// alu
module alu (
    input               i_clk,
    input               i_rst_n,
    input               i_valid,
    input signed [11:0] i_data_a,
    input signed [11:0] i_data_b,
    input        [2:0]  i_inst,
    output              o_valid,
    output       [11:0] o_data,
    output              o_overflow
);
reg  [11:0] o_data_w, o_data_r;
reg         o_valid_w, o_valid_r;
reg         o_overflow_w, o_overflow_r;
reg  [19:0] data_old;
reg         overflow_old;
wire [12:0] data_add, data_sub, data_mean;
wire [23:0] data_mul;
wire [19:0] data_mul_round;
wire [20:0] data_mac;
wire [11:0] data_a_abs, data_b_abs;
assign o_valid = o_valid_r;
assign o_data = o_data_r;
assign o_overflow = o_overflow_r;
assign data_add = {i_data_a[11], i_data_a} + {i_data_b[11], i_data_b};
assign data_sub = {i_data_a[11], i_data_a} - {i_data_b[11], i_data_b};
assign data_mul = {{12{i_data_a[11]}}, i_data_a} * {{12{i_data_b[11]}}, i_data_b};
assign data_mul_round = {data_mul[23], data_mul[23:5]} + {19'd0, data_mul[4]};
assign data_mac = {data_mul_round[19], data_mul_round} + {data_old[19], data_old};
assign data_mean = data_add >> 1;
assign data_a_abs = i_data_a[11]? ~(i_data_a)+12'd1: i_data_a;
assign data_b_abs = i_data_b[11]? ~(i_data_b)+12'd1: i_data_b;
always@(*) begin
  o_data_w = 12'd0;
  o_valid_w = i_valid;
  o_overflow_w = 1'b0;
  case(i_inst)
    3'b000: begin  
      o_overflow_w = ^data_add[12:11];
      o_data_w = data_add[11:0];
    end
    3'b001: begin  
      o_overflow_w = ^data_sub[12:11];
      o_data_w = data_sub[11:0];
    end
    3'b010: begin  
      o_data_w = data_mul_round[11:0];
      o_overflow_w = ~(data_mul_round[19:11] == 9'b1_1111_1111 | data_mul_round[19:11] == 9'b0_0000_0000);
    end
    3'b011: begin  
      o_data_w = data_mac[11:0]; 
      o_overflow_w = ~(data_mac[20:11] == 10'b11_1111_1111 | data_mac[20:11] == 10'b00_0000_0000) | overflow_old;
    end
    3'b100: begin  
      o_data_w = ~(i_data_a ^ i_data_b);
    end
    3'b101: begin  
      o_data_w = ~i_data_a[11]? i_data_a: 12'd0;
    end
    3'b110: begin  
      o_data_w = data_mean[11:0];
    end
    3'b111: begin  
  ...
clock: 9.36 ns
lec_check: 0
cap_margin: 20
cell_pad_in_sites_detail_placement: 0
cell_pad_in_sites_global_placement: 0
core_margin: 2
core_utilization: 40
cts_cluster_diameter: 157
cts_cluster_size: 96
gpl_routability_driven: 1
gpl_timing_driven: 1
max_routing_layer: met5
setup_slack_margin: -0.77
slew_margin: 20
tns_end_percent: 10
run.sh (not shown) runs the stock make flow with config.mk's settings and CLKGATE_MAP_FILE=.
The baseline finished but failed the layout checks on negative setup slack.
Rerun with:
Settings changed: CORE_UTILIZATION 40 to 65, CTS_CLUSTER_DIAMETER 157 to 219, CTS_CLUSTER_SIZE 96 to 42, SETUP_SLACK_MARGIN -0.77 to -0.3, TNS_END_PERCENT 10 to 35.
What happened: The new run completed, yet does not pass: negative setup slack; cell area increases by 0.49%; global-route usage went up by 14 points.
Rerun with:
Settings changed: CAP_MARGIN 20 to 40, CORE_UTILIZATION 65 to 33, CTS_CLUSTER_DIAMETER 219 to 397, CTS_CLUSTER_SIZE 42 to 100, SETUP_SLACK_MARGIN -0.3 to -0.82, TNS_END_PERCENT 35 to default.
The new run finished but failed the layout checks on negative setup slack. Maximum frequency decreases by about 2.3%. Setup slack gets worse by 0.22 ns. Global-route usage decreases by 18 points. Design area barely changes. Cell count increases by about 11%. Critical path depth decreases by 5. Clock skew decreases by 0.0083 ns. Via count decreases by about 3.7%.
Rerun with:
Settings changed: CAP_MARGIN 40 to 20, CORE_UTILIZATION 33 to 40, CTS_CLUSTER_DIAMETER 397 to 219, CTS_CLUSTER_SIZE 100 to 99, SETUP_SLACK_MARGIN -0.82 to -0.73.
Effect: The new run finished with negative setup slack left. Area after synthesis does not change. Flip-flop count is unchanged.

---

== oak ==
alu again, from the RTL that the note above started with.
Settings: LEC_CHECK=0, CAP_MARGIN=20, CORE_ASPECT_RATIO=0.9, CORE_MARGIN=2, CORE_UTILIZATION=40, CTS_CLUSTER_DIAMETER=84, GPL_ROUTABILITY_DRIVEN=0, GPL_TIMING_DRIVEN=0, HOLD_SLACK_MARGIN=0.01, MAX_ROUTING_LAYER=met4, MIN_ROUTING_LAYER=met2, PLACE_DENSITY=0.54, SLEW_MARGIN=20, TNS_END_PERCENT=10; clock period 10.0 ns.
oak had finished all stages when the layout checks came back failing, citing design-rule violations.
Inputs modified between oak and pine:
- clearing CTS_CLUSTER_DIAMETER, which used to be 84
- putting SETUP_SLACK_MARGIN at -0.49 where nothing was set
- clearing MAX_ROUTING_LAYER, which used to be met4
- clearing MIN_ROUTING_LAYER, which used to be met2
- clearing GPL_TIMING_DRIVEN, which used to be 0
- swapping 40 for 66 in CORE_UTILIZATION
- clearing PLACE_DENSITY, which used to be 0.54
- clearing HOLD_SLACK_MARGIN, which used to be 0.01
- clearing CORE_ASPECT_RATIO, which used to be 0.9
- clearing GPL_ROUTABILITY_DRIVEN, which used to be 0
- clearing TNS_END_PERCENT, which used to be 10
- swapping 10.0 for 8.53 in the clock period (ns, I/O delays scaled along)
### Flow results
- pine vs oak: global-route usage down
- Looking at first-pass GRT wire length, pine sits below oak.
- Diff pine and oak: total setup buffers inserted after CTS lower in pine
- Setup-violating endpoint count in the final report delta for pine relative to oak: 2 higher
- Higher final cell count without fillers goes to pine over oak.
- In the flow results for pine and oak, the sequential share of layout area is smaller on pine.
- Final checks on oak, whose flow otherwise completed, came back failing, citing design-rule violations.
- From the logs: pine reached the end of the flow and failed the layout checks with negative setup slack.
## Diff of input files: birch against pine
- removing SETUP_SLACK_MARGIN (formerly -0.49)
- changing CORE_UTILIZATION from 66 to 40
- changing the clock period (ns, I/O delays scaled along) from 8.53 to 9.8
In summary, birch completed successfully, with a layout that passed the timing, design-rule and antenna checks.
Going from pine to birch, wire length shrinks by about 4%.
Maximum buffer depth of the clock tree: pine vs birch — no meaningful difference
pine → birch: critical path depth increased 5.
birch vs. pine: first-pass GRT wire length went up about 3.2%, design area went down 200 um2.
Across both runs, first-pass iteration count of the detailed router was lower for birch than for pine.
There was hardly any difference in worst hold slack after final layout between pine and birch.
Setup changes, birch to maple
- swapping 40 for 72 in CORE_UTILIZATION
- putting ABC_AREA at 1 where nothing was set
- swapping 9.8 for 7.69 in the clock period (ns, I/O delays scaled along)
## What came out
Relative to birch, worst setup slack after placement decreased by 1160 ps in maple. Seen in the log of maple: DPL-0038 during clock tree synthesis (4_1_cts), after which the run never completed. Between maple and birch, simple logic cell fraction of the synthesized area is higher for maple, birch comes in under that. Per the comparison of maple with birch, net count after synthesis now larger, area after synthesis now larger. Looking at count of standard-cell rows, maple sits 24% below birch. Compare maple and birch | post-synthesis mux area share lower: maple. Summary of maple over birch: die height -22%; chip area in the Yosys report now larger; arithmetic-cell share of the synthesized area counting full adders, half adders and majority gates went down by 3.0 points.
[inputs] cedar vs maple
- CTS_CLUSTER_DIAMETER newly set to 397
- CTS_CLUSTER_SIZE newly set to 100
- the clock period (ns, I/O delays scaled along) changed from 7.69 to 4.09
Findings:
Status: synthesized instance count parity (cedar, maple). Re routability-driven placement congestion ratio: cedar is 1.1% down on maple. cedar did not finish: a tool error stopped it during detailed placement (3_5_place_dp). Die area came out exactly the same in maple and cedar.

---

job 3648:
The RTL this note starts from:
==> flow/design.v <==
module alu (
    input               i_clk,
    input               i_rst_n,
    input               i_valid,
    input signed [11:0] i_data_a,
    input signed [11:0] i_data_b,
    input        [2:0]  i_inst,
    output              o_valid,
    output       [11:0] o_data,
    output              o_overflow
);
reg  [11:0] o_data_w, o_data_r;
reg         o_valid_w, o_valid_r;
reg         o_overflow_w, o_overflow_r;
reg  [19:0] data_old;
reg         overflow_old;
wire [12:0] data_add, data_sub, data_mean;
wire [23:0] data_mul;
wire [19:0] data_mul_round;
wire [20:0] data_mac;
wire [11:0] data_a_abs, data_b_abs;
assign o_valid = o_valid_r;
assign o_data = o_data_r;
assign o_overflow = o_overflow_r;
assign data_add = {i_data_a[11], i_data_a} + {i_data_b[11], i_data_b};
assign data_sub = {i_data_a[11], i_data_a} - {i_data_b[11], i_data_b};
assign data_mul = {{12{i_data_a[11]}}, i_data_a} * {{12{i_data_b[11]}}, i_data_b};
assign data_mul_round = {data_mul[23], data_mul[23:5]} + {19'd0, data_mul[4]};
assign data_mac = {data_mul_round[19], data_mul_round} + {data_old[19], data_old};
assign data_mean = data_add >> 1;
assign data_a_abs = i_data_a[11]? ~(i_data_a)+12'd1: i_data_a;
assign data_b_abs = i_data_b[11]? ~(i_data_b)+12'd1: i_data_b;
always@(*) begin
  o_data_w = 12'd0;
  o_valid_w = i_valid;
  o_overflow_w = 1'b0;
  case(i_inst)
    3'b000: begin  
      o_overflow_w = ^data_add[12:11];
      o_data_w = data_add[11:0];
    end
    3'b001: begin  
      o_overflow_w = ^data_sub[12:11];
      o_data_w = data_sub[11:0];
    end
    3'b010: begin  
      o_data_w = data_mul_round[11:0];
      o_overflow_w = ~(data_mul_round[19:11] == 9'b1_1111_1111 | data_mul_round[19:11] == 9'b0_0000_0000);
    end
    3'b011: begin  
      o_data_w = data_mac[11:0]; 
      o_overflow_w = ~(data_mac[20:11] == 10'b11_1111_1111 | data_mac[20:11] == 10'b00_0000_0000) | overflow_old;
    end
    3'b100: begin  
      o_data_w = ~(i_data_a ^ i_data_b);
    end
    3'b101: begin  
      o_data_w = ~i_data_a[11]? i_data_a: 12'd0;
    end
    3'b110: begin  
      o_data_w = data_mean[11:0];
    end
    3'b111: begin  
      o_data_w = (data_a_abs >= data_b_abs)? data_a_abs: data_b_abs;
    end
  endcase
end
always@(posedge i_clk or negedge i_rst_n) begin
  if(~i_rst_n) begin
    o_data_r <= 12'd0;
    o_overflow_r <= 1'b0;
    o_valid_r <= 1'b0;
  end 
  else begin
    o_data_r <= o_data_w;
    o_overflow_r <= o_overflow_w;
    o_valid_r <= o_valid_w;
  end
end
always@(posedge i_clk or negedge i_rst_n) begin
  if(~i_rst_n) begin
    data_old <= 20'd0;
    overflow_old <= 1'b0;
  end
  else if(i_valid) begin
    if(i_inst == 3'b011)begin
      data_old <= {{8{o_data_w[11]}}, o_data_w};
      overflow_old <= o_overflow_w;
    end
    else begin
      data_old <= 20'd0;
      overflow_old <= 1'b0;
    end
  end
end
endmodule
clock: 10.0 ns
lec_check: 0
cap_margin: 20
core_margin: 2
core_utilization: 40
cts_cluster_diameter: 84
hold_slack_margin: 0.01
min_routing_layer: met2
slew_margin: 20
Job 3648 completed; timing, DRC and antenna clean
### job 3648 -> job 2785
# job 3648
export LEC_CHECK = 0
export CAP_MARGIN = 20
export CORE_MARGIN = 2
export CORE_UTILIZATION = 40
export CTS_CLUSTER_DIAMETER = 84
export HOLD_SLACK_MARGIN = 0.01
export MIN_ROUTING_LAYER = met2
export SLEW_MARGIN = 20
create_clock -name core_clock -period 10.0 [get_ports {i_clk}]
# job 2785
export LEC_CHECK = 0
export ABC_AREA = 1
export CAP_MARGIN = 15
export CORE_MARGIN = 2
export CORE_UTILIZATION = 40
export MIN_ROUTING_LAYER = met2
export SLEW_MARGIN = 20
create_clock -name core_clock -period 9.65 [get_ports {i_clk}]
--- outcome ---
For core area, dividing the value from job 2785 by the value from job 3648 gives 1.08. Summary — number of distinct library cells after synthesis, job 2785 relative to job 3648: lower, by 25. Job 3648 reports its capture point of the worst path as overflow_old while job 2785 reports o_overflow_r.
For job 7971, these inputs were changed with respect to job 2785:
# job 2785
export LEC_CHECK = 0
export ABC_AREA = 1
export CAP_MARGIN = 15
export CORE_MARGIN = 2
export CORE_UTILIZATION = 40
export MIN_ROUTING_LAYER = met2
export SLEW_MARGIN = 20
create_clock -name core_clock -period 9.65 [get_ports {i_clk}]
# job 7971
export LEC_CHECK = 0
export ABC_AREA = 0
export CAP_MARGIN = 15
export CORE_ASPECT_RATIO = 0.68
export CORE_MARGIN = 2
export CORE_UTILIZATION = 40
export CTS_CLUSTER_DIAMETER = 372
export GPL_TIMING_DRIVEN = 0
export HOLD_SLACK_MARGIN = 0.28
export MIN_ROUTING_LAYER = met1
export PLACE_DENSITY_LB_ADDON = 0.09
export SLEW_MARGIN = 10
create_clock -name core_clock -period 9.65 [get_ports {i_clk}]
Findings:
Comparing final area for job 7971 and job 2785, the bigger number came from job 2785.
Summary of the comparison: simple logic cell fraction of the synthesized area is lower in job 7971, relative to job 2785.
Sort job 7971 and job 2785 by cell depth of the worst setup path, ascending, and job 7971 comes first.
Job 7971 ended up with a lower number of nets in the layout than job 2785 did.
Sequential share of layout area across job 7971 and job 2785: no real change.
Row count (job 7971 vs. job 2785) decreases by more than 10%
Relative to job 7971, the following input files were edited for job 3677:
# job 7971
export LEC_CHECK = 0
export ABC_AREA = 0
export CAP_MARGIN = 15
export CORE_ASPECT_RATIO = 0.68
export CORE_MARGIN = 2
export CORE_UTILIZATION = 40
export CTS_CLUSTER_DIAMETER = 372
export GPL_TIMING_DRIVEN = 0
export HOLD_SLACK_MARGIN = 0.28
export MIN_ROUTING_LAYER = met1
export PLACE_DENSITY_LB_ADDON = 0.09
export SLEW_MARGIN = 10
create_clock -name core_clock -period 9.65 [get_ports {i_clk}]
# job 3677
export LEC_CHECK = 0
export ABC_AREA = 1
export CAP_MARGIN = 20
export CORE_MARGIN = 2
export CORE_UTILIZATION = 72
export SLEW_MARGIN = 20
export TNS_END_PERCENT = 5
create_clock -name core_clock -period 4.09 [get_ports {i_clk}]
Results
As the logs show, job 3677 stopped at 4_1_cts after a tool error, so it never reached the end of the flow. Synthesized cell count in job 3677 vs job 7971: up 392. The final weighted congestion in routability-driven placement of job 3677 exceeds that of job 7971 by about 26%. Summary of the comparison: multiplexer area fraction after synthesis is lower in job 3677, relative to job 7971. Job 3677 against job 7971: xor/xnor share of the synthesized area went down, and-or/or-and share of the synthesized area went down, average cell area after synthesis went down, chip footprint went down. Of job 7971 and job 3677, job 3677 shows the higher cell total after placement, with job 7971 below it.
